Design cpu_8b, start of the top module:
module cpu_8b(
    input wire clk,
    input wire rst,
    output wire halt,
    output wire mem_we,
    output wire [7:0] mem_addr,
    output wire [7:0] mem_wdata,
    input wire [7:0] mem_rdata
);
For scale: ~47 flip-flops, ~28 I/O pins.
export LEC_CHECK = 0
export CAP_MARGIN = 20
export CORE_MARGIN = 2
export CORE_UTILIZATION = 20
export GPL_ROUTABILITY_DRIVEN = 0
export MAX_ROUTING_LAYER = met4
export SLEW_MARGIN = 20
export TNS_END_PERCENT = 90
create_clock -name core_clock -period 5.0 [get_ports {clk}]
run.sh (not shown) runs the stock make flow with config.mk's settings and CLKGATE_MAP_FILE=.
Next try:
CAP_MARGIN = 40   (was 20)
CORE_UTILIZATION = 62   (was 20)
CTS_CLUSTER_SIZE = 30   (was unset)
GPL_ROUTABILITY_DRIVEN = 1   (was 0)
MAX_ROUTING_LAYER = met5   (was met4)
TNS_END_PERCENT = unset   (was 90)
Fmax came out lower by 4.1%.
Die size fell by 66%.
Wire length decreases by 3.7%.
Setup slack gets worse by 0.20 ns.
Hold slack gains 0.0030 ns.
Cell area went down by 5.5%.
Global-route usage grows by 20 points.
Clock-buffer cell count shrinks by 1.
Next try:
CAP_MARGIN = 20   (was 40)
CORE_UTILIZATION = 34   (was 62)
CTS_CLUSTER_SIZE = unset   (was 30)
GPL_ROUTABILITY_DRIVEN = unset   (was 1)
MAX_ROUTING_LAYER = unset   (was met5)
TNS_END_PERCENT = 90   (was unset)
The new run passed the timing, DRC and antenna checks.
Setup slack gets better by 0.092 ns.
Final area went up by 2.3%.
Global-route usage shrinks by 14 points.
Next try:
ABC_AREA = 0   (was unset)
CORE_ASPECT_RATIO = 0.5   (was unset)
CORE_UTILIZATION = 40   (was 34)
CTS_CLUSTER_DIAMETER = 384   (was unset)
CTS_CLUSTER_SIZE = 14   (was unset)
TNS_END_PERCENT = 95   (was 90)
What happened: Sequential cell count stays the same; setup slack got worse by 0.045 ns; final cell count came out lower by about 3%; sequential share of layout area came out lower by 0.30 points.
Next try:
ABC_AREA = 1   (was 0)
CORE_ASPECT_RATIO = unset   (was 0.5)
CORE_UTILIZATION = 62   (was 40)
CTS_CLUSTER_DIAMETER = unset   (was 384)
CTS_CLUSTER_SIZE = unset   (was 14)
TNS_END_PERCENT = unset   (was 95)
clock period = 1.99 ns   (was 5.0 ns; I/O delays follow)
=>
- With this change the flow never finished: it broke off in 4_1_cts
- area after synthesis came out higher slightly
- synthesized cell count grows by a quarter to a third
- die area went down by a quarter to a third
Next try:
ABC_AREA = unset   (was 1)
CORE_UTILIZATION = 72   (was 62)
PLACE_DENSITY_LB_ADDON = 0.28   (was unset)
SETUP_SLACK_MARGIN = 0.11   (was unset)
clock period = 3.88 ns   (was 1.99 ns; I/O delays follow)
Outcome: Now the flow failed in 5_1_grt. Die area went down by 13%. Area after synthesis went down by 0.31%. Synthesized cell count went down by 19%.

cpu_8b again, from the RTL that the note above started with.
==> flow/design.v (excerpt) <==
module cpu_8b(
    input wire clk,
    input wire rst,
    output wire halt,
    output wire mem_we,
    output wire [7:0] mem_addr,
    output wire [7:0] mem_wdata,
    input wire [7:0] mem_rdata
);
export LEC_CHECK = 0
export ABC_AREA = 0
export CAP_MARGIN = 25
export CELL_PAD_IN_SITES_GLOBAL_PLACEMENT = 3
export CORE_ASPECT_RATIO = 0.87
export CORE_MARGIN = 4
export CORE_UTILIZATION = 21
export CTS_CLUSTER_DIAMETER = 108
export GPL_ROUTABILITY_DRIVEN = 1
export GPL_TIMING_DRIVEN = 0
export HOLD_SLACK_MARGIN = 0.25
export MAX_ROUTING_LAYER = met4
export PLACE_DENSITY_LB_ADDON = 0.2
export SETUP_SLACK_MARGIN = 0.22
export SLEW_MARGIN = 35
export TNS_END_PERCENT = 5
create_clock -name core_clock -period 4.38 [get_ports {clk}]
Next try:
Settings changed: ABC_AREA 0 to not set, CAP_MARGIN 25 to 20, CELL_PAD_IN_SITES_GLOBAL_PLACEMENT 3 to not set, CORE_ASPECT_RATIO 0.87 to not set, CORE_MARGIN 4 to 2, CORE_UTILIZATION 21 to 68, CTS_CLUSTER_DIAMETER 108 to not set, GPL_ROUTABILITY_DRIVEN 1 to not set, GPL_TIMING_DRIVEN 0 to not set, HOLD_SLACK_MARGIN 0.25 to not set, MAX_ROUTING_LAYER met4 to not set, PLACE_DENSITY_LB_ADDON 0.2 to not set, SETUP_SLACK_MARGIN 0.22 to not set, SLEW_MARGIN 35 to 20, TNS_END_PERCENT 5 to not set.
Clock period 4.38 ns to 4.8 ns, I/O delays scaled along.
=> The new run finished clean. Routed wire length drops by 26%. Clock skew hardly moves. Worst setup slack is worse by 0.11 ns. Global-route usage climbs by 20 points. Cell area drops by 8.8%. Total power drops by 21%.
Next try:
Settings changed: ABC_AREA set to 1, CORE_UTILIZATION 68 to 61.
Clock period 4.8 ns to 4.32 ns, I/O delays scaled along.
The changed run went through all stages and came out clean.
Synthesized area rose slightly.
Synthesized cell count is higher by a quarter to a third.
Design area fell slightly.
Die size grows by roughly a tenth.
Setup slack gets worse by 0.0039 ns.
Wire length decreases by a few percent.
Hold slack gets better by 0.019 ns.
Utilization came out lower by 10 points.
Global-route usage goes down by 3.6 points.
Clock skew is higher by 0.0050 ns.
Sequential share of layout area increases by 0.14 points.
Next try:
Settings changed: CORE_ASPECT_RATIO set to 1.4, CORE_UTILIZATION 61 to 72, CTS_CLUSTER_DIAMETER set to 221, CTS_CLUSTER_SIZE set to 98, SETUP_SLACK_MARGIN set to 1.29, TNS_END_PERCENT set to 5.
What happened: The changed run finished clean. Wire length climbs by about 35%. Clock skew climbs by 0.011 ns. Worst setup slack improved by 0.28 ns. Global-route usage climbs by 9.7 points. Power climbs by about 11%. Maximum frequency climbs by 7.2%. Die size drops by about 14%. Via count climbs by 14%. Synthesized cell count does not change. Final area climbs by 4.2%.
Next try:
Settings changed: ABC_AREA 1 to not set, CORE_ASPECT_RATIO 1.4 to not set, CORE_UTILIZATION 72 to 40, CTS_CLUSTER_DIAMETER 221 to not set, CTS_CLUSTER_SIZE 98 to not set, SETUP_SLACK_MARGIN 1.29 to not set, TNS_END_PERCENT 5 to not set.
Clock period 4.32 ns to 5.0 ns, I/O delays scaled along.
Outcome: Cell area is lower by 3.2%; clock skew is lower by 0.0055 ns; clock-buffer cell count does not change; wire length fell by 25%; setup slack degrades by 0.24 ns; power came out lower by about 25%; sequential power goes down by about 18%; critical path depth is higher by 5; hold slack got worse by 0.043 ns; area after synthesis came out lower by about 0.3%; first-iteration DRC count fell by 75%.
Next try:
Settings changed: ABC_AREA set to 1, CELL_PAD_IN_SITES_GLOBAL_PLACEMENT set to 3, CORE_ASPECT_RATIO set to 1.93, CTS_CLUSTER_DIAMETER set to 384, CTS_CLUSTER_SIZE set to 100, TNS_END_PERCENT set to 40.
=> With this change the flow aborted during 3_1_place_gp_skip_io on GPL-0301. Area after synthesis is higher slightly. Synthesized cell count is higher by a quarter to a third. Die area increases slightly.
Power figures rest on the tool's default switching activity, not on a simulated workload.
